--- design/flow/config.mk ---
export PLATFORM = sky130hd
export DESIGN_NAME = main
export DESIGN_NICKNAME = main
export VERILOG_FILES = /design/flow/design.v
export SDC_FILE = /design/flow/constraint.sdc
export NUM_CORES = 4
export LEC_CHECK = 0
export ABC_AREA = 0
export CAP_MARGIN = 0
export CORE_MARGIN = 2
export CORE_UTILIZATION = 72
export CTS_CLUSTER_DIAMETER = 246
export CTS_CLUSTER_SIZE = 21
export GPL_ROUTABILITY_DRIVEN = 1
export HOLD_SLACK_MARGIN = -0.07
export PLACE_DENSITY = 0.64
export SETUP_SLACK_MARGIN = 0.9
export SLEW_MARGIN = 15
--- design/flow/design.v ---
`timescale 1ns / 1ps
`default_nettype none
module counterModN #(
    parameter X = 5,   
    parameter N = 20   
) (
    input wire clk,       
    input wire ce,        
    input wire en,        
    input wire reset,     
    output reg [X-1:0] count  
);
    always @(posedge clk) begin
        if (reset) begin
            count <= 0;
        end else if (ce && en) begin
            if (count == N - 1) begin
                count <= 0;
            end else begin
                count <= count + 1;
            end
        end
    end
endmodule
`timescale 1ns / 1ps
`default_nettype none
module clockDivider #(
    parameter N = 500_000   
)(
    input wire clk,        
    input wire en,         
    input wire rst,        
    output reg clk_out,    
    output wire tick       
);
    wire [31:0] count;     
    counterModN #(.X(32), .N(N)) counterMod (
        .clk(clk),
        .ce(1'b1),
        .reset(rst),
        .en(en),
        .count(count)
    );
    assign tick = (count == N - 1) && !clk_out;
    always @(posedge clk) begin
        if (rst) begin
            clk_out <= 1'b0;
        end else if (count == N - 1) begin
            clk_out <= ~clk_out;
        end
    end
endmodule
`timescale 1ns / 1ps
`default_nettype none
module debouncer(
    input wire clk,        
    input wire ce,         
    input wire rst,        
    input wire in,         
    output wire out         
);
    reg q1, q2, q3;
    always @(posedge clk) begin
        if (rst) begin
            q1 <= 1'b0;
            q2 <= 1'b0;
            q3 <= 1'b0;
        end else if (ce) begin
            q1 <= in;
            q2 <= q1;
            q3 <= q2;
        end 
    end
    assign out = (rst == 1'b1) ? 1'b0 : (q1 & q2 & q3);
endmodule
`timescale 1ns / 1ps
`default_nettype none
module synchronizer(
    input wire clk,       
    input wire ce,        
    input wire rst,       
    input wire in,        
    output wire out       
);
    reg q1, q2;
    always @(posedge clk) begin
        if (rst) begin
            q1 <= 1'b0;
            q2 <= 1'b0;
        end else if (ce) begin
            q1 <= in;
            q2 <= q1;
        end
    end
    assign out = (rst) ? 1'b0 : q2;
endmodule
`timescale 1ns / 1ps
`default_nettype none
module shift_left_register(
    input wire        clk,     
    input wire        ce,      
    input wire        rst,     
    input wire        load,    
    input wire        en,      
    input wire [7:0]  Num,     
    output reg [15:0] Out      
);
    integer i;
    always @(posedge clk) begin
        if (rst) begin
            Out <= 16'b0;
        end else if (ce) begin
            if (load) begin
                Out <= {8'b0, Num};
            end else if (en) begin
                for (i = 15; i > 0; i = i - 1) begin
                    Out[i] <= Out[i - 1];
                end
                Out[0] <= 1'b0;
            end
        end
    end
endmodule
`timescale 1ns / 1ps
`default_nettype none
module shift_right_register(
    input wire clk,          
    input wire ce,           
    input wire rst,          
    input wire load,         
    input wire en,           
    input wire [7:0] Num,    
    output reg [7:0] Out     
);
    integer i;
    always @(posedge clk) begin
        if (rst) begin
            Out <= 8'b0;
        end else if (ce) begin
            if (load) begin
                Out <= Num;   
            end else if (en) begin
                for (i = 7; i > 0; i = i - 1) begin
                    Out[i - 1] <= Out[i];
                end
                Out[7] <= 1'b0;   
            end
        end
    end
endmodule
`timescale 1ns / 1ps
`default_nettype none
module CU(
    input wire b0,        
    input wire z,         
    input wire load,      
    output wire Psel,     
    output wire EP,       
    output wire EA,       
    output wire EB,       
    output wire LA,       
    output wire LB,       
    output wire RstP      
);
    assign Psel = b0;
    assign EP = (b0 & ~load);
    assign EA = (~z | load);
    assign EB = (~z | load);
    assign LA = load;
    assign LB = load;
    assign RstP = load;
endmodule
`timescale 1ns / 1ps
`default_nettype none
module BCD #(
    parameter W = 18   
)(
    input wire [W-1:0] bin,            
    output reg [W+(W-4)/3:0] bcd       
);
    integer i, j;
    always @(bin) begin
        for (i = 0; i <= W + (W-4)/3; i = i + 1) begin
            bcd[i] = 1'b0;
        end
        bcd[W-1:0] = bin;
        for (i = 0; i <= W - 4; i = i + 1) begin
            for (j = 0; j <= i / 3; j = j + 1) begin
                if (bcd[W - i + 4*j -: 4] > 4) begin                   
                    bcd[W - i + 4*j -: 4] = bcd[W - i + 4*j -: 4] + 4'd3;
                end
            end
        end
    end
endmodule
`timescale 1ns / 1ps
`default_nettype none
module seven_seg_decoder(
    input wire en,           
    input wire [3:0] num,    
    output reg [6:0] seg     
);
    always @ (num or en) begin
        if (en) begin
            case(num)
                4'd0: seg = 7'b1000000;   
                4'd1: seg = 7'b1111001;   
                4'd2: seg = 7'b0100100;   
                4'd3: seg = 7'b0110000;   
                4'd4: seg = 7'b0011001;   
                4'd5: seg = 7'b0010010;   
                4'd6: seg = 7'b0000010;   
                4'd7: seg = 7'b1111000;   
                4'd8: seg = 7'b0000000;   
                4'd9: seg = 7'b0010000;   
                default: seg = 7'b1111111;  
            endcase
        end else begin
            seg = 7'b1111111;   
        end
    end
endmodule
`timescale 1ns / 1ps
`default_nettype none
module seven_segment_scroller #(
    parameter DIV = 250000            
)(
    input wire clk,                   
    input wire reset,                 
    input wire button_left,           
    input wire button_right,          
    input wire [19:0] product,        
    input wire sign,                  
    output reg [6:0] seg,             
    output reg [3:0] an               
);
    wire slow_tick;                            
    wire slow_level;
    wire [1:0] switch_position;                
    wire debounced_button_left, debounced_button_right;
    wire final_button_left, final_button_right;
    wire [6:0] segment_internal[4:0];          
    reg [2:0] digit_selection;        
    clockDivider #(DIV) clk_divider (
        .clk(clk),
        .en(1'b1),
        .rst(reset),
        .clk_out(slow_level),
        .tick(slow_tick)
    );
    counterModN #(.X(2), .N(4)) position_counter (
        .clk(clk),
        .ce(slow_tick),
        .reset(reset),
        .en(1'b1),
        .count(switch_position)
    );
    debouncer btn_debouncer_left (
        .clk(clk),
        .ce(slow_tick),
        .rst(reset),
        .in(button_left),
        .out(debounced_button_left)
    );
    synchronizer btn_synchronizer_left (
        .clk(clk),
        .ce(slow_tick),
        .rst(reset),
        .in(debounced_button_left),
        .out(final_button_left)
    );
    debouncer btn_debouncer_right (
        .clk(clk),
        .ce(slow_tick),
        .rst(reset),
        .in(button_right),
        .out(debounced_button_right)
    );
    synchronizer btn_synchronizer_right (
        .clk(clk),
        .ce(slow_tick),
        .rst(reset),
        .in(debounced_button_right),
        .out(final_button_right)
    );
    reg button_right_old, button_left_old;
    reg button_right_raise, button_left_raise;  
    always @(posedge clk) begin
        if (reset) begin
            digit_selection <= 3'b000;
            button_right_old <= 0;
            button_left_old <= 0;
            button_right_raise <= 0;
            button_left_raise <= 0;
        end else if (slow_tick) begin
            button_right_raise <= (button_right_old != final_button_right && final_button_right == 1'b1);
            button_left_raise <= (button_left_old != final_button_left && final_button_left == 1'b1);
            button_right_old <= final_button_right;
            button_left_old <= final_button_left;
            if (button_right_raise) begin
                if (digit_selection > 0) begin
                    digit_selection <= digit_selection - 1;
                end
                button_right_raise <= 0;
            end
            if (button_left_raise) begin
                if (digit_selection < 2) begin
                    digit_selection <= digit_selection + 1;
                end
                button_left_raise <= 0;
            end
        end
    end
    seven_seg_decoder decoder_digit_0 (.en(1'b1), .num(product[3:0]), .seg(segment_internal[0]));
    seven_seg_decoder decoder_digit_1 (.en(1'b1), .num(product[7:4]), .seg(segment_internal[1]));
    seven_seg_decoder decoder_digit_2 (.en(1'b1), .num(product[11:8]), .seg(segment_internal[2]));
    seven_seg_decoder decoder_digit_3 (.en(1'b1), .num(product[15:12]), .seg(segment_internal[3]));
    seven_seg_decoder decoder_digit_4 (.en(1'b1), .num(product[19:16]), .seg(segment_internal[4]));
    always @(*) begin
        case (switch_position)
            2'b00: begin
                an = 4'b1110;
                seg = segment_internal[digit_selection];
            end
            2'b01: begin
                an = 4'b1101;
                seg = segment_internal[digit_selection + 1];
            end
            2'b10: begin
                an = 4'b1011;
                seg = segment_internal[digit_selection + 2];
            end
            2'b11: begin
                an = 4'b0111;
                if (sign == 1)
                    seg = 7'b0111111; 
                else
                    seg = 7'b1111111;
            end
            default: begin
                an = 4'b1111;
                seg = 7'b0000000;
            end
        endcase
    end
endmodule
`timescale 1ns / 1ps
`default_nettype none
module main #(
    parameter MAIN_DIV = 8,      
    parameter SCAN_DIV = 4       
)(
    input wire clk,
    input wire rst,    
    input wire btnC,   
    input wire btnL,   
    input wire btnR,   
    input wire [7:0] num1,   
    input wire [7:0] num2,   
    output wire [6:0] seg,            
    output wire [3:0] an,              
    output wire multiplicationFinished    
);
    wire dividedClock;   
    wire dividedTick;    
    clockDivider #(MAIN_DIV) clockDiv(
        .clk(clk),
        .rst(rst),
        .en(1'b1),
        .clk_out(dividedClock),
        .tick(dividedTick)
    );
    wire [7:0] num1Complement, num2Complement;
    wire [7:0] multiplier, multiplicand;
    wire [7:0] multiplicandShifted;
    wire [15:0] multiplierShifted;
    reg  [15:0] productReg;
    reg signReg;
    wire tempSign;
    wire [19:0] bcdOutput;
    wire [15:0] tempOutput;
    assign num1Complement = ~num1 + 1'b1;
    assign num2Complement = ~num2 + 1'b1;
    assign multiplier = (num1[7] == 1) ? num1Complement : num1;
    assign multiplicand = (num2[7] == 1) ? num2Complement : num2;
    wire enableDebounce, enableSync;
    debouncer debounceInst(
        .clk(clk),
        .ce(dividedTick),
        .rst(rst),
        .in(btnC),
        .out(enableDebounce)
    );
    synchronizer syncInst(
        .clk(clk),
        .ce(dividedTick),
        .rst(rst),
        .in(enableDebounce),
        .out(enableSync)
    );
    wire Psel, EP, EA, EB, LA, LB, RstP;
    shift_right_register shiftRightReg(
        .clk(clk),
        .ce(dividedTick),
        .rst(rst),
        .load(LB),
        .en(EB),
        .Num(multiplicand),
        .Out(multiplicandShifted)
    );
    shift_left_register shiftLeftReg(
        .clk(clk),
        .ce(dividedTick),
        .rst(rst),
        .load(LA),
        .en(EA),
        .Num(multiplier),
        .Out(multiplierShifted)
    );
    CU controlUnit(
        .b0(multiplicandShifted[0]),
        .z(multiplicationFinished),  
        .load(enableSync),
        .Psel(Psel),
        .EP(EP),
        .EA(EA),
        .EB(EB),
        .LA(LA),
        .LB(LB),
        .RstP(RstP)
    );
    assign multiplicationFinished = ~(multiplicandShifted[0] | multiplicandShifted[1] | multiplicandShifted[2] | multiplicandShifted[3] | multiplicandShifted[4] | multiplicandShifted[5] | multiplicandShifted[6] | multiplicandShifted[7]);
    always @(posedge clk) begin
        if (rst) begin
            productReg <= 16'b0;
            signReg <= 1'b0;
        end else if (!dividedTick) begin
            productReg <= productReg;
        end else if (RstP == 1) begin
            productReg <= 16'b0;
            signReg <= (num1[7] ^ num2[7]) && num1 != 0 && num2 != 0;
        end else if (EP == 1) begin
            productReg <= (Psel == 1) ? productReg + multiplierShifted : productReg;
        end else begin
            productReg <= productReg;
        end
    end
    assign tempOutput = productReg;
    assign tempSign = signReg;
    BCD #(16) bcdConverter(
        .bin(tempOutput),
        .bcd(bcdOutput)
    );
    seven_segment_scroller #(SCAN_DIV) sevenSegScroller(
        .clk(clk),
        .reset(rst | RstP),
        .button_left(btnL),
        .button_right(btnR),
        .product(bcdOutput),
        .sign(tempSign),
        .seg(seg),
        .an(an)
    );
endmodule
--- design/flow/run.sh ---
#!/bin/bash
# the make line also repeats each setting of config.mk as NAME=value (left out here)
make -C /OpenROAD-flow-scripts/flow DESIGN_CONFIG=/design/flow/config.mk WORK_HOME=/design/flow/orfs CLKGATE_MAP_FILE= finish
--- design/flow/constraint.sdc ---
create_clock -name core_clock -period 6.36 [get_ports {clk}]
set_input_delay 1.2720 -clock core_clock [delete_from_list [all_inputs] [get_ports {clk}]]
set_output_delay 1.2720 -clock core_clock [all_outputs]
set_load 0.01 [all_outputs]
==> GITHUB_STEP_SUMMARY, run 1 <==
## Implementation flow summary

| Metric | Value |
|---|---|
| Run status | aborted with a tool error |
| Fail Step | 4_1_cts |
| Tool error | [ERROR DPL-0038] Utilization greater than 100%, impossible to legalize |
| Top post-synthesis cells by count | 226 x nor2_1, 169 x nand2_1, 145 x a21oi_1, 131 x dfxtp_1, 98 x ha_1 |
| Full die area | 22200 um2 |
| Yosys xor share | 0.0681 |
| Syn nets | 2166 |
| Cell area after synthesis | 15100 um2 |
| Routability congestion estimate from global placement | 1.19 |
| Cell total in the yosys stat output | 2046 |
| Yosys reg bits | 131 |
| IO buf count | 32 |
| Die Ht | 149 um |
| IO Pins | 33 |
| Core box area | 20800 um2 |
| Main logic family | AND-OR/OR-AND gates |
| Fa+ha+maj area frac | 0.0837 |
| Synth area leader | dfxtp_1 |
| Num rows | 53 |
| DIE WIDTH | 149 um |
| Synth Warn # | 14 |
| Synth mux share | 0.0288 |
| Async SR Flop Fraction | 0 |
| Simple Share, Synth | 0.255 |
| Placed cell areas | 19700 um2 |
| Distinct lib cells | 125 |
| Flip-flops with a built-in enable | 0 |
| Syn avg cell area | 7.40 um2 |
| Hpwl dp | 45.9 mm |
| Cell count after placement | 2739 |
| AO/OA Area Share | 0.331 |
| Count leader, synth | nor2_1 |
| Post-Syn Instances | 2046 |
| Top cells by area | dfxtp_1 17%, ha_1 8.1%, nor2_1 5.6% |
| Top_reg_cell synth | dfxtp_1 |
| Yosys stat area | 15100 um2 |
| Top-area cell share | 0.173 |
| Fp util | 0.727 |
| Seq share, synth | 0.173 |
metrics by stage:
step,TNS [ns],worst slack [ns]
detailed placement,-40.42,-5.95
global placement,-34.23,-4.98
floorplan,-34.20,-5.06
==> run 2: changes to the inputs <==
- CAP_MARGIN: 0 -> 10
- CELL_PAD_IN_SITES_DETAIL_PLACEMENT: unset -> 2
- CELL_PAD_IN_SITES_GLOBAL_PLACEMENT: unset -> 2
- CORE_MARGIN: 2 -> 10
- CORE_UTILIZATION: 72 -> 33
- CTS_CLUSTER_DIAMETER: 246 -> 336
- CTS_CLUSTER_SIZE: 21 -> unset
- GPL_ROUTABILITY_DRIVEN: 1 -> unset
- GPL_TIMING_DRIVEN: unset -> 0
- HOLD_SLACK_MARGIN: -0.07 -> unset
- MAX_ROUTING_LAYER: unset -> met4
- MIN_ROUTING_LAYER: unset -> met1
- PLACE_DENSITY: 0.64 -> 0.6
- SETUP_SLACK_MARGIN: 0.9 -> 4.48
- SLEW_MARGIN: 15 -> 35
- TNS_END_PERCENT: unset -> 30
- clock period: 6.36 -> 20.0 ns (I/O delays scaled with it)
==> GITHUB_STEP_SUMMARY, run 2 <==
## PnR job results

| Metric | Value |
|---|---|
| Clock net power | 311 uW |
| Switching share of power | 0.237 |
| Flip-flops with a built-in enable | 0 (unchanged) |
| WP data required | 16.00 ns |
| Crit-path slowest cell | or4_4 |
| Distinct lib cells | 125 (unchanged) |
| Cell count after placement | 2676 (-2.3%) |
| Synth mux share | 0.0288 (unchanged) |
| Worst IR Drop VDD | 0.0566 mV |
| Top-area cell share | 0.173 (unchanged) |
| Setup ws final | 4.37 ns |
| WP depth | 59 |
| Synth area leader | dfxtp_1 |
| IO buf count | 30 (-6.3%) |
| Clk pwr share | 0.510 |
| Worst Setup End Kind | primary output |
| Initial DRC Count | 827 |
| CP delay by family, top | AND-OR/OR-AND gates |
| Worst Setup SP | productReg[13]$_SDFFE_PP0P_ |
| Worst Path Arrival | 11.63 ns |
| DIE WIDTH | 234 um (+57%) |
| Top_reg_cell synth | dfxtp_1 |
| RSZ-0062 raised after global routing | yes |
| Slew HR | 0.361 |
| Worst reg2reg setup slack | 15.96 ns |
| Syn avg cell area | 7.40 um2 (unchanged) |
| Yosys stat area | 15100 um2 (unchanged) |
| Final non-filler cell total | 2876 |
| Worst setup path end | seg[3] |
| Cell area after synthesis | 15100 um2 (unchanged) |
| First-pass GRT wire length | 95.6 mm |
| # diodes | 0 |
| Worst Max-Slew Pin Slew | 0.958 ns |
| Buffer levels on the longest clock path | 2 |
| CTS H-Tree Depth | 4 |
| CTS hold repair buffers | 0 |
| Clock transition at the registers of the reported paths | 0.06 ns |
| Hold Fails Final Rpt | 0 |
| Pre-CTS setup slack | 1.15 ns (+7.10 ns) |
| Met3 Use GR | 0.0160 |
| Fmax | 64.0 MHz |
| Vias in the first global route | 17500 |
| R2r endpoint | productReg[15]$_SDFFE_PP0P_ |
| Area Overhead vs Synth | 31.3% |
| Logic pwr share | 0.056 |
| Pwr dens | 30.6 nW/um2 |
| Top cells by area | dfxtp_1 17%, ha_1 8.1%, nor2_1 5.6% |
| DR DRC count | 0 |
| Async SR Flop Fraction | 0 (unchanged) |
| AO/OA Area Share | 0.331 (unchanged) |
| Worst Skew | 0.00871 ns |
| Full die area | 54900 um2 (+150%) |
| Synth Warn # | 14 (unchanged) |
| Switching pwr | 144 uW |
| Post-route ant nets | 0 |
| Tightest Hold Check Type | reg2reg |
| GR peak layer | met2 |
| Num rows | 78 (+47%) |
| Global Route met1 Usage | 0.275 |
| Total Wirelength | 62.5 mm |
| Via count | 17100 |
| Comb. pwr | 33.9 uW |
| Largest net degree at the start of global routing | 17 |
| GR Layer Usage met2 | 0.368 |
| Clk latency late pin | 0.43 ns |
| R2R cell count | 19 |
| Antenna violations before repair | 0 |
| Tmin final | 15.63 ns |
| Seq share, synth | 0.173 (unchanged) |
| Worst Hold Depth | 1 |
| Drt via density | 5.94 |
| Routability congestion estimate from global placement | 0.916 (-23%) |
| Hold Crit Start | clockDiv.counterMod.count[0]$_SDFF_PP0_ |
| Top post-synthesis cells by count | 226 x nor2_1, 169 x nand2_1, 145 x a21oi_1, 131 x dfxtp_1, 98 x ha_1 |
| CP max stage delay | 0.53 ns |
| Hold-critical path endpoint | clockDiv.counterMod.count[0]$_SDFF_PP0_ |
| Post-Syn Instances | 2046 (unchanged) |
| Yosys reg bits | 131 (unchanged) |
| Int Pwr | 465 uW |
| Run status | complete, no violations |
| CTS Buf Count | 17 |
| Simple Share, Synth | 0.255 (unchanged) |
| Leak Pwr | 7.34 nW |
| CTS tree | done |
| GRT overflow | 0 |
| Hpwl dp | 42.5 mm (-7.3%) |
| CTS root buffer | clkbuf_16 |
| Origin of the critical flop-to-flop path | productReg[1]$_SDFFE_PP0P_ |
| Max-cap violations | 0 |
| Final #Nets | 2383 |
| Core box area | 45400 um2 (+120%) |
| # setup viols final | 0 |
| Pwr top | the clock network |
| GRT Overall Usage | 0.215 |
| Crit-path max FO | 7 |
| Final period util | 0.782 |
| OpenROAD warnings | 85 |
| WP buf/inv | 15 |
| Reg power frac | 0.434 |
| Setup TNS | 0 ns |
| Fa+ha+maj area frac | 0.0837 (unchanged) |
| Sequential power | 264 uW |
| Wirelength per Cell | 21.7 um |
| CTS sink count | 131 |
| Fill count | 5209 |
| Yosys xor share | 0.0681 (unchanged) |
| Cell total in the yosys stat output | 2046 (unchanged) |
| DRT Pass-1 Iters | 5 |
| Syn nets | 2166 (unchanged) |
| Count leader, synth | nor2_1 |
| Die Ht | 234 um (+57%) |
| Setup Crit Path Kind | reg2out |
| Fp util | 0.334 (-0.394) |
| IO Pins | 33 (unchanged) |
| CP startpoint kind | flop |
| Fin. max-slew vios | 0 |
| Main logic family | AND-OR/OR-AND gates |
| CP dominant cell by count | ha_4 |
==> run 2: area by class of cell <==
type,instances,area [um2],area share
Multi-Input combinational cell,1704,13300,0.666
Sequential cell,131,2630,0.132
Timing Repair Buffer,198,1610,0.0807
Tap cell,600,751,0.0377
Buffer,116,689,0.0347
Clock buffer,19,453,0.0228
Inverter,95,374,0.0188
Clock inverter,13,134,0.00673
==> run 2: repair_timing <==
item	4_1_cts	5_1_grt
cloned	0	0
resized	227	185
endpoints found under the setup margin	7	7
setup buffers	73	95
pin swaps	66	103
==> run 2: routing by layer <==
metal | part of all wire | vias to the layer above
met5 | 0 | -
met4 | 0.016 | 0
met3 | 0.020 | 72
met2 | 0.50 | 258
met1 | 0.46 | 8670
li1 | - | 8097
==> run 2: stage by stage <==
stage                     instance area (um2)  utilization  power (mW)  hold WS [ns]
after floorplan                         15200            -       0.288         0.418
final                                   19900        0.438       0.609         0.457
after detailed placement                16200        0.357       0.304         0.443
after global routing                    19900        0.438       0.636         0.479
after global placement                  16200        0.357       0.303         0.436
after CTS                               18400        0.405       0.616         0.460
==> run 3: changes to the inputs <==
- ABC_AREA: 0 -> 1
- CAP_MARGIN: 10 -> 20
- CELL_PAD_IN_SITES_DETAIL_PLACEMENT: 2 -> 1
- CELL_PAD_IN_SITES_GLOBAL_PLACEMENT: 2 -> 0
- CORE_MARGIN: 10 -> 2
- CORE_UTILIZATION: 33 -> 43
- CTS_CLUSTER_DIAMETER: 336 -> unset
- GPL_ROUTABILITY_DRIVEN: unset -> 1
- GPL_TIMING_DRIVEN: 0 -> unset
- MAX_ROUTING_LAYER: met4 -> unset
- PLACE_DENSITY: 0.6 -> unset
- PLACE_DENSITY_LB_ADDON: unset -> 0.1
- SETUP_SLACK_MARGIN: 4.48 -> unset
- SLEW_MARGIN: 35 -> 20
- TNS_END_PERCENT: 30 -> unset
- clock period: 20.0 -> 24.0 ns (I/O delays scaled with it)
==> GITHUB_STEP_SUMMARY, run 3 <==
## PnR job results

| Metric | Value |
|---|---|
| Die Ht | 176 um (-25%) |
| Switching share of power | 0.250 (+0.0133) |
| Hold Crit Start | sevenSegScroller.clk_divider.counterMod.count[0]$_SDFF_PP0_ |
| Final period util | 0.611 (-0.171) |
| Num rows | 62 (-21%) |
| Top cells by area | dfxtp_1 21%, nand2_1 17%, ha_1 9.7% |
| Worst Path Arrival | 9.86 ns (-1.77 ns) |
| CTS Buf Count | 17 (unchanged) |
| Fp util | 0.439 (+0.105) |
| Top-area cell share | 0.207 (+0.0340) |
| # setup viols final | 0 (unchanged) |
| Worst Setup SP | productReg[14]$_SDFFE_PP0P_ |
| Setup Crit Path Kind | reg2out |
| DIE WIDTH | 176 um (-25%) |
| IO buf count | 32 (+6.7%) |
| Seq share, synth | 0.207 (+0.0340) |
| Area Overhead vs Synth | 10.6% |
| Core box area | 28900 um2 (-36%) |
| Yosys xor share | 0.0211 (-0.0470) |
| Pwr dens | 37.6 nW/um2 (+23%) |
| R2r endpoint | sevenSegScroller.clk_divider.counterMod.count[30]$_SDFF_PP0_ |
| Buffer levels on the longest clock path | 2 (unchanged) |
| Int Pwr | 395 uW (-15%) |
| CTS tree | done |
| Worst IR Drop VDD | 0.0465 mV (-18%) |
| Post-cts repair resize count | 0 (-100%) |
| Sequential power | 222 uW (-16%) |
| Clk pwr share | 0.503 (-0.007) |
| CP delay by family, top | simple AND/OR/NAND/NOR gates |
| Top post-synthesis cells by count | 578 x nand2_1, 306 x inv_1, 240 x nand3_1, 179 x nor2_1, 131 x dfxtp_1 |
| CP dominant cell by count | nand2_1 |
| Synth area leader | dfxtp_1 |
| CTS root buffer | clkbuf_16 |
| Wirelength per Cell | 14.0 um (-36%) |
| Setup TNS | 0 ns (unchanged) |
| Worst Skew | 0.0110 ns (+0.00230 ns) |
| Yosys stat area | 12700 um2 (-16%) |
| IO Pins | 33 (unchanged) |
| CP startpoint kind | flop |
| Largest net degree at the start of global routing | 30 (+13) |
| Tmin final | 14.66 ns |
| Run status | complete, no violations |
| CP max stage delay | 0.48 ns (-0.05 ns) |
| Clock net power | 265 uW (-15%) |
| Initial DRC Count | 607 (-27%) |
| Comb. pwr | 40.1 uW (+18%) |
| CTS hold repair buffers | 0 (unchanged) |
| Antenna violations before repair | 0 (unchanged) |
| WP depth | 72 (+22%) |
| Post-Syn Instances | 2103 (+2.8%) |
| Main logic family | simple AND/OR/NAND/NOR gates |
| Cell total in the yosys stat output | 2103 (+2.8%) |
| Simple Share, Synth | 0.451 (+0.196) |
| Final #Nets | 2253 (-5.5%) |
| Worst setup path end | seg[0] |
| Vias in the first global route | 13600 (-22%) |
| Routability congestion estimate from global placement | 0.970 (+5.9%) |
| Top_reg_cell synth | dfxtp_1 |
| AO/OA Area Share | 0.109 (-0.222) |
| Cell count after placement | 2498 (-6.7%) |
| OpenROAD warnings | 81 (-4.7%) |
| Final non-filler cell total | 2530 (-12%) |
| Synth Warn # | 14 (unchanged) |
| Flip-flops with a built-in enable | 0 (unchanged) |
| Hpwl dp | 28.4 mm (-33%) |
| CTS sink count | 131 (unchanged) |
| Slew HR | 0.338 (-0.0230) |
| Cell area after synthesis | 12700 um2 (-16%) |
| Worst Hold Depth | 1 (unchanged) |
| Hold-critical path endpoint | sevenSegScroller.clk_divider.counterMod.count[0]$_SDFF_PP0_ |
| Clk latency late pin | 0.42 ns (about the same) |
| Worst Max-Slew Pin Slew | 0.993 ns (+0.0346 ns) |
| Worst Setup End Kind | primary output |
| # diodes | 0 (unchanged) |
| Clock transition at the registers of the reported paths | 0.06 ns (about the same) |
| WP buf/inv | 14 (-1) |
| First-pass GRT wire length | 62.1 mm (-35%) |
| Post-route ant nets | 0 (unchanged) |
| Crit-path slowest cell | clkdlybuf4s50_1 |
| Syn avg cell area | 6.02 um2 (-19%) |
| Tightest Hold Check Type | reg2reg |
| DR DRC count | 0 (unchanged) |
| Max-cap violations | 0 (unchanged) |
| Syn nets | 2223 (+2.6%) |
| GRT overflow | 0 (unchanged) |
| Crit-path max FO | 6 (-1) |
| R2R cell count | 21 (+2) |
| Placed cell areas | 13400 um2 (-17%) |
| Fin. max-slew vios | 0 (unchanged) |
| Full die area | 30800 um2 (-44%) |
| Drt via density | 5.27 (-11%) |
| Origin of the critical flop-to-flop path | sevenSegScroller.clk_divider.counterMod.count[0]$_SDFF_PP0_ |
| WP data required | 19.20 ns (+3.20 ns) |
| Hold Fails Final Rpt | 0 (unchanged) |
| Fin util | 0.485 (+0.0468) |
| Distinct lib cells | 54 (-57%) |
| Fa+ha+maj area frac | 0.0984 (+0.0147) |
| CTS H-Tree Depth | 4 (unchanged) |
| DRT Pass-1 Iters | 5 (unchanged) |
| Switching pwr | 132 uW (-8.7%) |
| Async SR Flop Fraction | 0 (unchanged) |
| Cell area after layout | 14000 um2 (-30%) |
| Fmax | 68.2 MHz |
| Post-CTS setup buffers | 0 (-100%) |
| Logic pwr share | 0.076 (+0.020) |
| Leak Pwr | 7.30 nW (-0.61%) |
| Count leader, synth | nand2_1 |
| Total Wirelength | 35.3 mm (-44%) |
| Worst reg2reg setup slack | 19.59 ns (+3.63 ns) |
| Synth mux share | 0 (-0.0288) |
| RSZ-0062 raised after global routing | no |
| Reg power frac | 0.421 (-0.013) |
| GRT Overall Usage | 0.236 (+0.0211) |
| Via count | 13300 (-22%) |
| Yosys reg bits | 131 (unchanged) |
| Pwr top | the clock network |
run 3: layout make-up:
type / count / area (um2)
multi-input combinational: 1594 / 8610
fill: 4067 / 14900
sequential: 131 / 2620
inverter: 351 / 1320
timing repair buffer: 38 / 365
clock inverter: 13 / 149
tap: 384 / 480
clock buffer: 19 / 453
run 3: through the flow:
| step | hold slack [ns] | setup WS, ns | power, mW |
|---|---|---|---|
| after detailed placement | 0.440 | 9.78 | 0.266 |
| after CTS | 0.455 | 9.31 | 0.531 |
| final | 0.454 | 9.34 | 0.527 |
| after global routing | 0.485 | 8.05 | 0.547 |
| after global placement | 0.431 | 10.35 | 0.265 |
| after floorplan | 0.418 | 11.57 | 0.250 |
run 3: metal layers:
metal	wire length, um	GRT usage
met4	427	0.0489
met2	17300	0.433
met3	1050	0.0281
met1	16500	0.296
met5	0	0
==> run 4: changes to the inputs <==
- CELL_PAD_IN_SITES_DETAIL_PLACEMENT: 1 -> unset
- CORE_MARGIN: 2 -> 4
- CORE_UTILIZATION: 43 -> 29
- GPL_ROUTABILITY_DRIVEN: 1 -> unset
- GPL_TIMING_DRIVEN: unset -> 1
- MAX_ROUTING_LAYER: unset -> met4
- MIN_ROUTING_LAYER: met1 -> unset
- PLACE_DENSITY_LB_ADDON: 0.1 -> 0.29
- SETUP_SLACK_MARGIN: unset -> 5.0
- SLEW_MARGIN: 20 -> 15
==> GITHUB_STEP_SUMMARY, run 4 <==
## PnR job results

| Metric | Value |
|---|---|
| Final #Nets | 2253 (unchanged) |
| Vias in the first global route | 11900 (-13%) |
| Fmax | 69.1 MHz (+1.3%) |
| Crit-path slowest cell | clkdlybuf4s50_1 |
| Worst Setup End Kind | primary output |
| Cell total in the yosys stat output | 2103 (unchanged) |
| Comb. pwr | 38.7 uW (-3%) |
| Setup TNS | 0 ns (unchanged) |
| Wirelength per Cell | 11.3 um (-19%) |
| CP delay by family, top | simple AND/OR/NAND/NOR gates |
| Syn nets | 2223 (unchanged) |
| DIE WIDTH | 217 um (+24%) |
| Yosys xor share | 0.0211 (unchanged) |
| Setup Crit Path Kind | reg2out |
| Final period util | 0.603 (-0.00781) |
| RSZ-0062 raised after global routing | no |
| Yosys stat area | 12700 um2 (unchanged) |
| Fa+ha+maj area frac | 0.0984 (unchanged) |
| Int Pwr | 415 uW (+5.1%) |
| Main logic family | simple AND/OR/NAND/NOR gates |
| GRT overflow | 0 (unchanged) |
| Flip-flops with a built-in enable | 0 (unchanged) |
| CP dominant cell by count | nand2_1 |
| Antenna violations before repair | 0 (unchanged) |
| Synth mux share | 0 (unchanged) |
| DR DRC count | 0 (unchanged) |
| Leak Pwr | 7.32 nW (+0.29%) |
| Top-area cell share | 0.207 (unchanged) |
| Post-Syn Instances | 2103 (unchanged) |
| CTS H-Tree Depth | 4 (unchanged) |
| Tmin final | 14.47 ns (-0.187 ns) |
| Num rows | 76 (+23%) |
| Clk pwr share | 0.513 (+0.010) |
| WP depth | 75 (+4.2%) |
| Core box area | 43100 um2 (+49%) |
| Hold Fails Final Rpt | 0 (unchanged) |
| OpenROAD warnings | 81 (unchanged) |
| Worst Path Arrival | 9.67 ns (-0.19 ns) |
| Fill count | 4680 (+15%) |
| Worst Skew | 0.00976 ns (-0.00125 ns) |
| Run status | complete, no violations |
| Fin. max-slew vios | 0 (unchanged) |
| Distinct lib cells | 54 (unchanged) |
| Logic pwr share | 0.072 (-0.004) |
| DRT Pass-1 Iters | 6 (+1) |
| Routability congestion estimate from global placement | 0.949 (-2.2%) |
| IO Pins | 33 (unchanged) |
| AO/OA Area Share | 0.109 (unchanged) |
| Tightest Hold Check Type | reg2reg |
| CTS sink count | 131 (unchanged) |
| Worst Max-Slew Pin Slew | 0.839 ns (-0.153 ns) |
| Async SR Flop Fraction | 0 (unchanged) |
| Slew HR | 0.435 (+0.0971) |
| Top_reg_cell synth | dfxtp_1 |
| Pwr top | the clock network |
| Hold Crit Start | clockDiv.counterMod.count[0]$_SDFF_PP0_ |
| Sequential power | 222 uW (about the same) |
| Hpwl dp | 24.4 mm (-14%) |
| IO buf count | 32 (unchanged) |
| Synth area leader | dfxtp_1 |
| Buffer levels on the longest clock path | 2 (unchanged) |
| Post-CTS setup buffers | 0 (unchanged) |
| Worst Setup SP | productReg[14]$_SDFFE_PP0P_ |
| Reg power frac | 0.415 (-0.006) |
| Worst IR Drop VDD | 0.0435 mV (-6.5%) |
| Post-route ant nets | 0 (unchanged) |
| Max-cap violations | 0 (unchanged) |
| Top cells by area | dfxtp_1 21%, nand2_1 17%, ha_1 9.7% |
| Simple Share, Synth | 0.451 (unchanged) |
| Largest net degree at the start of global routing | 30 (unchanged) |
| CP startpoint kind | flop |
| # diodes | 0 (unchanged) |
| R2r endpoint | sevenSegScroller.clk_divider.counterMod.count[30]$_SDFF_PP0_ |
| Yosys reg bits | 131 (unchanged) |
| Full die area | 47100 um2 (+53%) |
| CTS tree | done |
| # setup viols final | 0 (unchanged) |
| Cell area after synthesis | 12700 um2 (unchanged) |
| Synth Warn # | 14 (unchanged) |
| GRT Overall Usage | 0.135 (-0.101) |
| Area Overhead vs Synth | 12.7% |
| R2R cell count | 21 (unchanged) |
| Fin util | 0.331 (-0.154) |
| Top post-synthesis cells by count | 578 x nand2_1, 306 x inv_1, 240 x nand3_1, 179 x nor2_1, 131 x dfxtp_1 |
| Clk latency late pin | 0.43 ns (about the same) |
| Worst reg2reg setup slack | 19.90 ns (+0.31 ns) |
| Origin of the critical flop-to-flop path | sevenSegScroller.clk_divider.counterMod.count[0]$_SDFF_PP0_ |
| CP max stage delay | 0.53 ns (+0.05 ns) |
| First-pass GRT wire length | 53.6 mm (-14%) |
| Total Wirelength | 30.7 mm (-13%) |
| CTS hold repair buffers | 0 (unchanged) |
| Drt via density | 4.65 (-12%) |
| Worst hold margin | 0.450 ns (-0.00349 ns) |
| Crit-path max FO | 6 (unchanged) |
| Clock net power | 274 uW (+3%) |
| Worst Hold Depth | 1 (unchanged) |
| Fp util | 0.294 (-0.145) |
| Pwr dens | 37.5 nW/um2 (-0.36%) |
| Switching pwr | 120 uW (-8.9%) |
| Switching share of power | 0.224 (-0.0259) |
| CTS root buffer | clkbuf_16 |
| Initial DRC Count | 749 (+23%) |
| CTS Buf Count | 17 (unchanged) |
| WP buf/inv | 15 (+1) |
| Syn avg cell area | 6.02 um2 (unchanged) |
| WP data required | 19.20 ns (about the same) |
| Die Ht | 217 um (+24%) |
| Via count | 12700 (-4.7%) |
| Hold-critical path endpoint | clockDiv.counterMod.count[0]$_SDFF_PP0_ |
| Clock transition at the registers of the reported paths | 0.06 ns (about the same) |
| Post-cts repair resize count | 0 (unchanged) |
| Worst setup path end | seg[1] |
| Seq share, synth | 0.207 (unchanged) |
| Count leader, synth | nand2_1 |
-- run 4: per-layer routing --
layer	global-route usage	routed length, um	up-vias
met3	0.0165	849	39
met2	0.228	14200	147
li1	-	-	6843
met4	0.0367	510	0
met5	-	0	-
met1	0.171	15200	5671
-- run 4: area by class of cell --
| class | instances | area [um2] | share of cell area |
|---|---|---|---|
| clock buffer | 20 | 467 | 0.0327 |
| clock inverter | 10 | 156 | 0.0110 |
| inverter | 351 | 1320 | 0.0925 |
| multi-input combinational | 1594 | 8610 | 0.603 |
| sequential | 131 | 2620 | 0.184 |
| tap | 585 | 732 | 0.0513 |
| timing repair buffer | 38 | 365 | 0.0256 |
-- run 4: metrics by stage --
stage               instance area [um2]  cells  power, mW  setup slack (ns)
floorplan                         12700   2103      0.250             11.57
global placement                  13600   2699      0.265             10.27
detailed placement                13600   2699      0.265              9.99
CTS                               14300   2729      0.544              9.50
global route                      14300   2729      0.557              8.36
finish                            14300   2729      0.535              9.53
==> run 5: changes to the inputs <==
- CAP_MARGIN: 20 -> 40
- CELL_PAD_IN_SITES_GLOBAL_PLACEMENT: 0 -> unset
- CORE_MARGIN: 4 -> 2
- CORE_UTILIZATION: 29 -> 71
- CTS_CLUSTER_DIAMETER: unset -> 33
- CTS_CLUSTER_SIZE: unset -> 22
- GPL_ROUTABILITY_DRIVEN: unset -> 1
- GPL_TIMING_DRIVEN: 1 -> unset
- MAX_ROUTING_LAYER: met4 -> unset
- PLACE_DENSITY_LB_ADDON: 0.29 -> 0.17
- SETUP_SLACK_MARGIN: 5.0 -> unset
- clock period: 24.0 -> 10.1 ns (I/O delays scaled with it)
==> GITHUB_STEP_SUMMARY, run 5 <==
## Implementation flow summary

| Metric | Value |
|---|---|
| Synth area leader | dfxtp_1 |
| Core box area | 17400 um2 (-60%) |
| Yosys stat area | 12700 um2 (unchanged) |
| Fp util | 0.730 (+0.436) |
| Flip-flops with a built-in enable | 0 (unchanged) |
| GRT Overall Usage | 0.784 |
| Yosys xor share | 0.0211 (unchanged) |
| Top post-synthesis cells by count | 578 x nand2_1, 306 x inv_1, 240 x nand3_1, 179 x nor2_1, 131 x dfxtp_1 |
| AO/OA Area Share | 0.109 (unchanged) |
| GRT overflow | 53 |
| Top cells by area | dfxtp_1 21%, nand2_1 17%, ha_1 9.7% |
| Routability congestion estimate from global placement | 1.02 (+7.8%) |
| CTS sink count | 131 (unchanged) |
| Distinct lib cells | 54 (unchanged) |
| Hpwl dp | 24.9 mm (+2.0%) |
| Async SR Flop Fraction | 0 (unchanged) |
| Full die area | 18900 um2 (-60%) |
| Top-area cell share | 0.207 (unchanged) |
| Synth Warn # | 14 (unchanged) |
| Cell count after placement | 2441 (-9.6%) |
| Syn nets | 2223 (unchanged) |
| IO buf count | 32 (unchanged) |
| Die Ht | 138 um (-37%) |
| Post-Syn Instances | 2103 (unchanged) |
| Fa+ha+maj area frac | 0.0984 (unchanged) |
| CTS H-Tree Depth | 4 (unchanged) |
| Yosys reg bits | 131 (unchanged) |
| Tool error | [ERROR GRT-0232] Routing congestion too high. Check the congestion heatmap in the GUI. |
| Syn avg cell area | 6.02 um2 (unchanged) |
| Cell total in the yosys stat output | 2103 (unchanged) |
| Count leader, synth | nand2_1 |
| Run status | aborted with a tool error |
| DIE WIDTH | 138 um (-37%) |
| Top_reg_cell synth | dfxtp_1 |
| Num rows | 48 (-37%) |
| Cell area after synthesis | 12700 um2 (unchanged) |
| Seq share, synth | 0.207 (unchanged) |
| Fail Step | 5_1_grt |
| IO Pins | 33 (unchanged) |
| Main logic family | simple AND/OR/NAND/NOR gates |
| CTS root buffer | clkbuf_16 |
| Simple Share, Synth | 0.451 (unchanged) |
| Buffer levels on the longest clock path | 2 (unchanged) |
| CTS Buf Count | 17 (unchanged) |
| Synth mux share | 0 (unchanged) |
[run 5: metal layers]
layer / GRT overflow / GRT usage
met5: 0 / 0.431
met4: 21 / 0.770
met3: 2 / 0.682
met2: 29 / 0.923
met1: 1 / 0.766
[run 5: per-stage QoR]
step	total power, mW	cell area, um2	setup WS [ns]	hold slack [ns]	TNS [ns]
CTS	1.24	15100	-0.00768	0.459	-0.00768
detailed placement	0.630	14000	-0.482	0.439	-2.94
global placement	0.627	13900	-0.0560	0.427	-0.175
floorplan	0.594	12700	0.454	0.418	0
[run 5: what timing repair did]
item | CTS
hold buffers | 0
resized | 136
buffers inserted | 30
pin swaps | 60
endpoints found under the setup margin | 7
gates cloned | 0
==> run 6: changes to the inputs <==
- CAP_MARGIN: 40 -> 10
- CELL_PAD_IN_SITES_DETAIL_PLACEMENT: unset -> 2
- CELL_PAD_IN_SITES_GLOBAL_PLACEMENT: unset -> 3
- CORE_ASPECT_RATIO: unset -> 0.77
- CORE_UTILIZATION: 71 -> 65
- CTS_CLUSTER_DIAMETER: 33 -> 266
- CTS_CLUSTER_SIZE: 22 -> unset
- GPL_ROUTABILITY_DRIVEN: 1 -> unset
- HOLD_SLACK_MARGIN: unset -> 0.24
- PLACE_DENSITY_LB_ADDON: 0.17 -> unset
- SETUP_SLACK_MARGIN: unset -> 5.0
- SLEW_MARGIN: 15 -> 20
- clock period: 10.1 -> 22.3 ns (I/O delays scaled with it)
==> GITHUB_STEP_SUMMARY, run 6 <==
## Implementation flow summary

| Metric | Value |
|---|---|
| Run status | aborted with a tool error |
| Fail Step | 3_1_place_gp_skip_io |
| Tool error | [ERROR GPL-0301] Utilization 167.671 % exceeds 100%. |
| Simple Share, Synth | 0.451 (unchanged) |
| Count leader, synth | nand2_1 |
| DIE WIDTH | 163 um (+19%) |
| Synth Warn # | 14 (unchanged) |
| Cell total in the yosys stat output | 2103 (unchanged) |
| Yosys reg bits | 131 (unchanged) |
| Top-area cell share | 0.207 (unchanged) |
| Fa+ha+maj area frac | 0.0984 (unchanged) |
| Seq share, synth | 0.207 (unchanged) |
| Top post-synthesis cells by count | 578 x nand2_1, 306 x inv_1, 240 x nand3_1, 179 x nor2_1, 131 x dfxtp_1 |
| Async SR Flop Fraction | 0 (unchanged) |
| Synth area leader | dfxtp_1 |
| Syn avg cell area | 6.02 um2 (unchanged) |
| Yosys stat area | 12700 um2 (unchanged) |
| Distinct lib cells | 54 (unchanged) |
| Core box area | 19000 um2 (+9.4%) |
| Post-Syn Instances | 2103 (unchanged) |
| Cell area after synthesis | 12700 um2 (unchanged) |
| Num rows | 44 (-8.3%) |
| Die Ht | 126 um (-8.0%) |
| AO/OA Area Share | 0.109 (unchanged) |
| Flip-flops with a built-in enable | 0 (unchanged) |
| Synth mux share | 0 (unchanged) |
| Full die area | 20600 um2 (+9.0%) |
| Top_reg_cell synth | dfxtp_1 |
| Top cells by area | dfxtp_1 21%, nand2_1 17%, ha_1 9.7% |
| Yosys xor share | 0.0211 (unchanged) |
| Fp util | 0.667 (-0.0629) |
| Syn nets | 2223 (unchanged) |
| Main logic family | simple AND/OR/NAND/NOR gates |
==> run 7: changes to the inputs <==
- CAP_MARGIN: 10 -> 20
- CELL_PAD_IN_SITES_DETAIL_PLACEMENT: 2 -> unset
- CELL_PAD_IN_SITES_GLOBAL_PLACEMENT: 3 -> unset
- CORE_ASPECT_RATIO: 0.77 -> unset
- CORE_UTILIZATION: 65 -> 68
- CTS_CLUSTER_DIAMETER: 266 -> 373
- CTS_CLUSTER_SIZE: unset -> 96
- HOLD_SLACK_MARGIN: 0.24 -> unset
- PLACE_DENSITY: unset -> 0.6
- SETUP_SLACK_MARGIN: 5.0 -> -0.45
- TNS_END_PERCENT: unset -> 15
- clock period: 22.3 -> 7.96 ns (I/O delays scaled with it)
==> GITHUB_STEP_SUMMARY, run 7 <==
## Implementation flow summary

| Metric | Value |
|---|---|
| IO buf count | 32 |
| Full die area | 19700 um2 (-4.3%) |
| Placed cell areas | 15400 um2 |
| Run status | aborted with a tool error |
| Syn nets | 2223 (unchanged) |
| Top-area cell share | 0.207 (unchanged) |
| CTS sink count | 131 |
| Cell count after placement | 2584 |
| Async SR Flop Fraction | 0 (unchanged) |
| GRT Overall Usage | 0.802 |
| Top cells by area | dfxtp_1 21%, nand2_1 17%, ha_1 9.7% |
| Cell area after synthesis | 12700 um2 (unchanged) |
| Core box area | 18100 um2 (-4.5%) |
| DIE WIDTH | 140 um (-14%) |
| Fp util | 0.698 (+0.0311) |
| Distinct lib cells | 54 (unchanged) |
| Cell total in the yosys stat output | 2103 (unchanged) |
| CTS root buffer | clkbuf_16 |
| IO Pins | 33 |
| Synth Warn # | 14 (unchanged) |
| Flip-flops with a built-in enable | 0 (unchanged) |
| Yosys reg bits | 131 (unchanged) |
| Top post-synthesis cells by count | 578 x nand2_1, 306 x inv_1, 240 x nand3_1, 179 x nor2_1, 131 x dfxtp_1 |
| Routability congestion estimate from global placement | 1.02 |
| Post-Syn Instances | 2103 (unchanged) |
| CTS H-Tree Depth | 4 |
| Main logic family | simple AND/OR/NAND/NOR gates |
| Synth area leader | dfxtp_1 |
| Seq share, synth | 0.207 (unchanged) |
| AO/OA Area Share | 0.109 (unchanged) |
| Synth mux share | 0 (unchanged) |
| CTS Buf Count | 17 |
| Syn avg cell area | 6.02 um2 (unchanged) |
| Simple Share, Synth | 0.451 (unchanged) |
| Tool error | [ERROR GRT-0232] Routing congestion too high. Check the congestion heatmap in the GUI. |
| Die Ht | 140 um (+11%) |
| Count leader, synth | nand2_1 |
| Top_reg_cell synth | dfxtp_1 |
| GRT overflow | 113 |
| Hpwl dp | 27.9 mm |
| Fail Step | 5_1_grt |
| Fa+ha+maj area frac | 0.0984 (unchanged) |
| Buffer levels on the longest clock path | 2 |
| Num rows | 49 (+11%) |
| Yosys xor share | 0.0211 (unchanged) |
| Yosys stat area | 12700 um2 (unchanged) |
-- run 7: repair_timing --
action | CTS
hold buffers | 0
buffers inserted | 53
endpoints found under the setup margin | 7
cloned | 0
pin swaps | 77
gates resized | 147
-- run 7: through the flow --
step	worst slack (ns)	utilization
2_1_floorplan	-0.642	-
3_3_place_gp	-1.42	0.847
3_5_place_dp	-1.82	0.847
4_1_cts	-1.73	0.922
-- run 7: layer usage --
metal | overflow | global-route usage
met1 | 1 | 0.768
met2 | 57 | 0.962
met3 | 3 | 0.672
met4 | 52 | 0.863
met5 | 0 | 0.303
==> run 8: changes to the inputs <==
- ABC_AREA: 1 -> 0
- CAP_MARGIN: 20 -> 10
- CELL_PAD_IN_SITES_DETAIL_PLACEMENT: unset -> 2
- CELL_PAD_IN_SITES_GLOBAL_PLACEMENT: unset -> 2
- CORE_ASPECT_RATIO: unset -> 1.1
- CORE_MARGIN: 2 -> 10
- CORE_UTILIZATION: 68 -> 59
- CTS_CLUSTER_DIAMETER: 373 -> 336
- CTS_CLUSTER_SIZE: 96 -> unset
- GPL_TIMING_DRIVEN: unset -> 1
- HOLD_SLACK_MARGIN: unset -> 0.18
- MAX_ROUTING_LAYER: unset -> met4
- MIN_ROUTING_LAYER: unset -> met1
- SETUP_SLACK_MARGIN: -0.45 -> 4.48
- SLEW_MARGIN: 20 -> 35
- TNS_END_PERCENT: 15 -> 65
- clock period: 7.96 -> 15.4 ns (I/O delays scaled with it)
==> GITHUB_STEP_SUMMARY, run 8 <==
## Implementation flow summary

| Metric | Value |
|---|---|
| DIE WIDTH | 173 um (+23%) |
| Synth area leader | dfxtp_1 |
| Yosys stat area | 15100 um2 (+20%) |
| Synth Warn # | 14 (unchanged) |
| Distinct lib cells | 125 (+130%) |
| Seq share, synth | 0.173 (-0.0340) |
| Top_reg_cell synth | dfxtp_1 |
| Flip-flops with a built-in enable | 0 (unchanged) |
| Run status | aborted with a tool error |
| Main logic family | AND-OR/OR-AND gates |
| Tool error | [ERROR GPL-0301] Utilization 116.714 % exceeds 100%. |
| Async SR Flop Fraction | 0 (unchanged) |
| Post-Syn Instances | 2046 (-2.7%) |
| AO/OA Area Share | 0.331 (+0.222) |
| Cell area after synthesis | 15100 um2 (+20%) |
| Fa+ha+maj area frac | 0.0837 (-0.0147) |
| Fp util | 0.600 (-0.0982) |
| Full die area | 32500 um2 (+65%) |
| Yosys xor share | 0.0681 (+0.0470) |
| Top post-synthesis cells by count | 226 x nor2_1, 169 x nand2_1, 145 x a21oi_1, 131 x dfxtp_1, 98 x ha_1 |
| Simple Share, Synth | 0.255 (-0.196) |
| Top cells by area | dfxtp_1 17%, ha_1 8.1%, nor2_1 5.6% |
| Yosys reg bits | 131 (unchanged) |
| Top-area cell share | 0.173 (-0.0340) |
| Synth mux share | 0.0288 (+0.0288) |
| Die Ht | 188 um (+34%) |
| Core box area | 25300 um2 (+39%) |
| Syn nets | 2166 (-2.6%) |
| Num rows | 61 (+24%) |
| Count leader, synth | nor2_1 |
| Syn avg cell area | 7.40 um2 (+23%) |
| Fail Step | 3_1_place_gp_skip_io |
| Cell total in the yosys stat output | 2046 (-2.7%) |
==> run 9: changes to the inputs <==
- ABC_AREA: 0 -> 1
- CAP_MARGIN: 10 -> 20
- CELL_PAD_IN_SITES_DETAIL_PLACEMENT: 2 -> unset
- CELL_PAD_IN_SITES_GLOBAL_PLACEMENT: 2 -> unset
- CORE_ASPECT_RATIO: 1.1 -> unset
- CORE_MARGIN: 10 -> 2
- CORE_UTILIZATION: 59 -> 62
- CTS_CLUSTER_DIAMETER: 336 -> unset
- GPL_TIMING_DRIVEN: 1 -> unset
- HOLD_SLACK_MARGIN: 0.18 -> unset
- MAX_ROUTING_LAYER: met4 -> unset
- MIN_ROUTING_LAYER: met1 -> unset
- SETUP_SLACK_MARGIN: 4.48 -> unset
- SLEW_MARGIN: 35 -> 20
- TNS_END_PERCENT: 65 -> unset
- clock period: 15.4 -> 7.99 ns (I/O delays scaled with it)
==> GITHUB_STEP_SUMMARY, run 9 <==
## PnR job results

| Metric | Value |
|---|---|
| Worst Max-Slew Pin Slew | 1.39 ns |
| CTS H-Tree Depth | 4 |
| Switching pwr | 389 uW |
| Syn nets | 2223 (+2.6%) |
| Tightest Hold Check Type | reg2reg |
| Yosys stat area | 12700 um2 (-16%) |
| Top-area cell share | 0.207 (+0.0340) |
| Top cells by area | dfxtp_1 21%, nand2_1 17%, ha_1 9.7% |
| CTS Buf Count | 17 |
| GRT Overall Usage | 0.346 |
| Tmin final | 11.89 ns |
| Count leader, synth | nand2_1 |
| # diodes | 0 |
| Simple Share, Synth | 0.451 (+0.196) |
| Origin of the critical flop-to-flop path | productReg[2]$_SDFFE_PP0P_ |
| DIE WIDTH | 147 um (-15%) |
| Slew HR | 0.0642 |
| WP buf/inv | 22 |
| Worst Setup SP | productReg[14]$_SDFFE_PP0P_ |
| IO Pins | 33 |
| Yosys xor share | 0.0211 (-0.0470) |
| Placed cell areas | 15400 um2 |
| Hpwl dp | 25.4 mm |
| Synth Warn # | 14 (unchanged) |
| CTS sink count | 131 |
| Routability congestion estimate from global placement | 1.00 |
| CP dominant cell by count | nand2_4 |
| Cell area after synthesis | 12700 um2 (-16%) |
| Worst Path Arrival | 10.30 ns |
| Pwr dens | 87.0 nW/um2 |
| Switching share of power | 0.247 |
| GRT overflow | 0 |
| WP depth | 78 |
| Distinct lib cells | 54 (-57%) |
| WP data required | 6.39 ns |
| Comb area | 10300 um2 |
| Clk latency late pin | 0.42 ns |
| Pwr top | the clock network |
| Setup ws final | -3.90 ns |
| Clock net power | 774 uW |
| Synth mux share | 0 (-0.0288) |
| Seq. cell area | 2630 um2 |
| Seq share, synth | 0.207 (+0.0340) |
| Sequential power | 666 uW |
| Vias in the first global route | 14700 |
| CP startpoint kind | flop |
| Worst Setup End Kind | primary output |
| Worst Hold Depth | 1 |
| CP delay by family, top | simple AND/OR/NAND/NOR gates |
| DRT Pass-1 Iters | 28 |
| Int Pwr | 1.18 mW |
| Leak Pwr | 9.36 nW |
| Full die area | 21600 um2 (-34%) |
| Crit-path max FO | 5 |
| Fill count | 985 |
| Fp util | 0.628 (+0.0283) |
| RSZ-0062 raised after global routing | yes |
| Crit-path slowest cell | nand3_1 |
| Die Ht | 147 um (-22%) |
| Synth area leader | dfxtp_1 |
| Drt via density | 6.22 |
| Final period util | 1.49 |
| Worst setup path end | seg[0] |
| Reg power frac | 0.424 |
| Post-route ant nets | 0 |
| Hold Fails Final Rpt | 0 |
| Buffer levels on the longest clock path | 2 |
| Fmax | 84.1 MHz |
| Setup Crit Path Kind | reg2out |
| Hold-critical path endpoint | sevenSegScroller.clk_divider.counterMod.count[0]$_SDFF_PP0_ |
| Worst reg2reg setup slack | 3.33 ns |
| Wirelength per Cell | 18.9 um |
| Via count | 17100 |
| Post-Syn Instances | 2103 (+2.8%) |
| Top_reg_cell synth | dfxtp_1 |
| Max-cap violations | 0 |
| Comb. pwr | 131 uW |
| Area Overhead vs Synth | 42.6% |
| DR DRC count | 0 |
| CP max stage delay | 0.38 ns |
| R2r endpoint | productReg[15]$_SDFFE_PP0P_ |
| Syn avg cell area | 6.02 um2 (-19%) |
| Run status | finished with violations |
| Num rows | 52 (-15%) |
| Total Wirelength | 51.8 mm |
| Clock transition at the registers of the reported paths | 0.06 ns |
| First-pass GRT wire length | 64.1 mm |
| SO Faults | negative setup slack |
| Async SR Flop Fraction | 0 (unchanged) |
| # setup viols final | 7 |
| IO buf count | 32 |
| Fa+ha+maj area frac | 0.0984 (+0.0147) |
| Core box area | 20200 um2 (-20%) |
| Worst Skew | 0.00818 ns |
| CTS tree | done |
| Final #Nets | 2585 |
| Design Power | 1.57 mW |
| Fin. max-slew vios | 0 |
| R2R cell count | 29 |
| Logic pwr share | 0.083 |
| OpenROAD warnings | 86 |
| CTS root buffer | clkbuf_16 |
| Initial DRC Count | 2243 |
| Largest net degree at the start of global routing | 30 |
| AO/OA Area Share | 0.109 (-0.222) |
| Worst hold margin | 0.454 ns |
| Worst IR Drop VDD | 0.166 mV |
| Antenna violations before repair | 0 |
| Clk pwr share | 0.493 |
| Cell area after layout | 18100 um2 |
| Main logic family | simple AND/OR/NAND/NOR gates |
| Yosys reg bits | 131 (unchanged) |
| Cell total in the yosys stat output | 2103 (+2.8%) |
| Top post-synthesis cells by count | 578 x nand2_1, 306 x inv_1, 240 x nand3_1, 179 x nor2_1, 131 x dfxtp_1 |
| Flip-flops with a built-in enable | 0 (unchanged) |
| Hold Crit Start | sevenSegScroller.clk_divider.counterMod.count[0]$_SDFF_PP0_ |
-- run 9: cell type report --
cell class | count | area share
multi-input combinational | 1596 | 0.568
timing repair buffer | 368 | 0.159
sequential | 131 | 0.145
inverter | 351 | 0.0757
clock buffer | 21 | 0.0255
tap | 270 | 0.0187
clock inverter | 11 | 0.00714
-- run 9: stage by stage --
| step | std cells | utilization | setup TNS, ns | setup slack [ns] |
|---|---|---|---|---|
| after floorplan | 2103 | - | -3.93 | -0.617 |
| after global placement | 2625 | 0.765 | -9.00 | -1.33 |
| after detailed placement | 2625 | 0.765 | -10.88 | -1.58 |
| after CTS | 2726 | 0.847 | -10.11 | -1.51 |
| after global routing | 2748 | 0.895 | -26.70 | -3.89 |
| final | 2748 | 0.895 | -26.50 | -3.90 |
-- run 9: repair_timing --
item	CTS	global route
gates cloned	2	0
gates resized	183	185
hold buffers	0	0
pin swaps	122	118
endpoints found under the setup margin	7	7
setup buffers	67	23
endpoints found under the hold margin	0	0
-- run 9: routing by layer --
metal	vias up	global-route usage	wire length, um
li1	7540	-	-
met1	7607	0.407	17700
met2	1359	0.629	22700
met3	581	0.0432	6200
met4	2	0.157	5200
met5	-	0	59
==> run 10: changes to the inputs <==
- CORE_UTILIZATION: 62 -> 65
- CTS_CLUSTER_DIAMETER: unset -> 222
- CTS_CLUSTER_SIZE: unset -> 71
- PLACE_DENSITY: 0.6 -> unset
- PLACE_DENSITY_LB_ADDON: unset -> 0.01
- SETUP_SLACK_MARGIN: unset -> -0.89
- clock period: 7.99 -> 9.85 ns (I/O delays scaled with it)
==> GITHUB_STEP_SUMMARY, run 10 <==
## PnR job results

| Metric | Value |
|---|---|
| Hpwl dp | 24.8 mm (-2.3%) |
| Async SR Flop Fraction | 0 (unchanged) |
| Drt via density | 5.60 (-9.9%) |
| Worst Skew | 0.00925 ns (+0.00107 ns) |
| Antenna violations before repair | 0 (unchanged) |
| Clk latency late pin | 0.42 ns (about the same) |
| Reg power frac | 0.432 (+0.008) |
| Seq share, synth | 0.207 (unchanged) |
| Largest net degree at the start of global routing | 30 (unchanged) |
| RSZ-0062 raised after global routing | yes |
| Area Overhead vs Synth | 25.8% |
| Switching pwr | 325 uW (-16%) |
| Syn nets | 2223 (unchanged) |
| DR DRC count | 0 (unchanged) |
| CTS sink count | 131 (unchanged) |
| Clock net power | 614 uW (-21%) |
| IO Pins | 33 (unchanged) |
| Fp util | 0.657 (+0.0293) |
| CTS root buffer | clkbuf_16 |
| CP dominant cell by count | nand2_2 |
| Switching share of power | 0.260 (+0.0130) |
| Synth area leader | dfxtp_1 |
| CTS hold repair buffers | 0 (unchanged) |
| Worst setup path end | seg[3] |
| DRT Pass-1 Iters | 6 (-79%) |
| Comb. pwr | 96.2 uW (-27%) |
| Yosys stat area | 12700 um2 (unchanged) |
| Yosys reg bits | 131 (unchanged) |
| Cell area after synthesis | 12700 um2 (unchanged) |
| Flip-flops with a built-in enable | 0 (unchanged) |
| Final period util | 1.08 (-0.406) |
| Comb area | 9130 um2 (-11%) |
| Distinct lib cells | 54 (unchanged) |
| Worst Path Arrival | 8.70 ns (-1.60 ns) |
| Num rows | 51 (-1.9%) |
| AO/OA Area Share | 0.109 (unchanged) |
| Total Wirelength | 36.0 mm (-30%) |
| Tightest Hold Check Type | reg2reg |
| Origin of the critical flop-to-flop path | sevenSegScroller.clk_divider.counterMod.count[0]$_SDFF_PP0_ |
| First-pass GRT wire length | 54.8 mm (-15%) |
| Post-Syn Instances | 2103 (unchanged) |
| Core box area | 19300 um2 (-4.5%) |
| Pwr top | the clock network |
| Worst reg2reg setup slack | 5.62 ns (+2.29 ns) |
| Cell area after layout | 15900 um2 (-12%) |
| Via count | 14700 (-14%) |
| Fa+ha+maj area frac | 0.0984 (unchanged) |
| Logic pwr share | 0.077 (-0.006) |
| Clk pwr share | 0.491 (-0.002) |
| Worst hold margin | 0.443 ns (-0.0109 ns) |
| Crit-path slowest cell | dfxtp_2 |
| Int Pwr | 925 uW (-22%) |
| SO Faults | negative setup slack |
| Initial DRC Count | 1013 (-55%) |
| Buffer levels on the longest clock path | 2 (unchanged) |
| Die Ht | 144 um (-2.3%) |
| CP startpoint kind | flop |
| Setup Crit Path Kind | reg2out |
| Synth Warn # | 14 (unchanged) |
| Worst Hold Depth | 1 (unchanged) |
| Crit-path max FO | 5 (unchanged) |
| Wirelength per Cell | 13.7 um (-27%) |
| WP buf/inv | 20 (-9.1%) |
| Setup ws final | -0.815 ns (+3.09 ns) |
| Pre-CTS setup slack | -0.567 ns (+1.01 ns) |
| Routability congestion estimate from global placement | 1.05 (+4.9%) |
| Fin. max-slew vios | 0 (unchanged) |
| Top cells by area | dfxtp_1 21%, nand2_1 17%, ha_1 9.7% |
| CTS H-Tree Depth | 4 (unchanged) |
| Top post-synthesis cells by count | 578 x nand2_1, 306 x inv_1, 240 x nand3_1, 179 x nor2_1, 131 x dfxtp_1 |
| Worst IR Drop VDD | 0.157 mV (-5.9%) |
| Main logic family | simple AND/OR/NAND/NOR gates |
| # setup viols final | 7 (unchanged) |
| R2r endpoint | sevenSegScroller.clk_divider.counterMod.count[30]$_SDFF_PP0_ |
| DIE WIDTH | 144 um (-2.3%) |
| Vias in the first global route | 13000 (-11%) |
| Cell total in the yosys stat output | 2103 (unchanged) |
| CP max stage delay | 0.32 ns (-0.06 ns) |
| Slew HR | 0.297 (+0.233) |
| Count leader, synth | nand2_1 |
| CTS tree | done |
| OpenROAD warnings | 83 (-3.5%) |
| Clock transition at the registers of the reported paths | 0.06 ns (about the same) |
| Full die area | 20600 um2 (-4.5%) |
| Max-cap violations | 0 (unchanged) |
| Post-route ant nets | 0 (unchanged) |
| Worst Max-Slew Pin Slew | 1.05 ns (-0.341 ns) |
| CTS Buf Count | 17 (unchanged) |
| R2R cell count | 21 (-28%) |
| Worst Setup End Kind | primary output |
| Run status | finished with violations |
| Top-area cell share | 0.207 (unchanged) |
| # diodes | 0 (unchanged) |
| GRT Overall Usage | 0.315 (-0.0306) |
| Placed cell areas | 14700 um2 (-4.9%) |
| Sequential power | 540 uW (-19%) |
| Tmin final | 10.67 ns |
| Final #Nets | 2464 (-4.7%) |
| Synth mux share | 0 (unchanged) |
| CP delay by family, top | simple AND/OR/NAND/NOR gates |
| Hold-critical path endpoint | sevenSegScroller.clk_divider.counterMod.count[0]$_SDFF_PP0_ |
| Syn avg cell area | 6.02 um2 (unchanged) |
| Pwr dens | 78.5 nW/um2 (-9.8%) |
| Yosys xor share | 0.0211 (unchanged) |
| Hold Fails Final Rpt | 0 (unchanged) |
| Fill count | 1325 (+35%) |
| Worst Setup SP | productReg[14]$_SDFFE_PP0P_ |
| Hold Crit Start | sevenSegScroller.clk_divider.counterMod.count[0]$_SDFF_PP0_ |
| WP depth | 84 (+7.7%) |
| Fmax | 93.8 MHz |
| Seq. cell area | 2630 um2 (about the same) |
| IO buf count | 32 (unchanged) |
| GRT overflow | 0 (unchanged) |
| WP data required | 7.88 ns (+1.49 ns) |
| Top_reg_cell synth | dfxtp_1 |
| Leak Pwr | 8.43 nW (-9.9%) |
| Simple Share, Synth | 0.451 (unchanged) |
run 10: what timing repair did:
item                       4_1_cts  5_1_grt
buffers inserted                 4       23
resized                         17      161
pin swaps                        3       62
setup endpoints to repair        7        7
run 10: cell type report:
type	instances	area share
well taps	265	0.0208
flip-flops and latches	131	0.165
clock inverters	14	0.00911
repair buffers	249	0.121
inverters	351	0.0836
multi-input cells	1594	0.573
clock buffers	18	0.0269
run 10: layer usage:
| metal | part of all wire | vias up | global-route usage | wire (um) |
|---|---|---|---|---|
| met5 | 0 | - | 0 | 0 |
| met4 | 0.038 | 0 | 0.0955 | 1370 |
| met3 | 0.058 | 134 | 0.0447 | 2100 |
| met2 | 0.49 | 575 | 0.582 | 17700 |
| met1 | 0.41 | 6697 | 0.377 | 14800 |
| li1 | - | 7281 | - | - |
run 10: metrics by stage:
stage                     instances  total power, mW   util  setup TNS, ns
final                          2622             1.25  0.827          -5.25
after global routing           2622             1.28  0.827          -9.45
after CTS                      2603             1.25  0.794          -5.71
after detailed placement       2567            0.644  0.761          -3.61
after global placement         2567            0.642  0.761         -0.758
after floorplan                2103            0.610      -              0
No activity file was given, so power comes from the tool's default toggle rates.
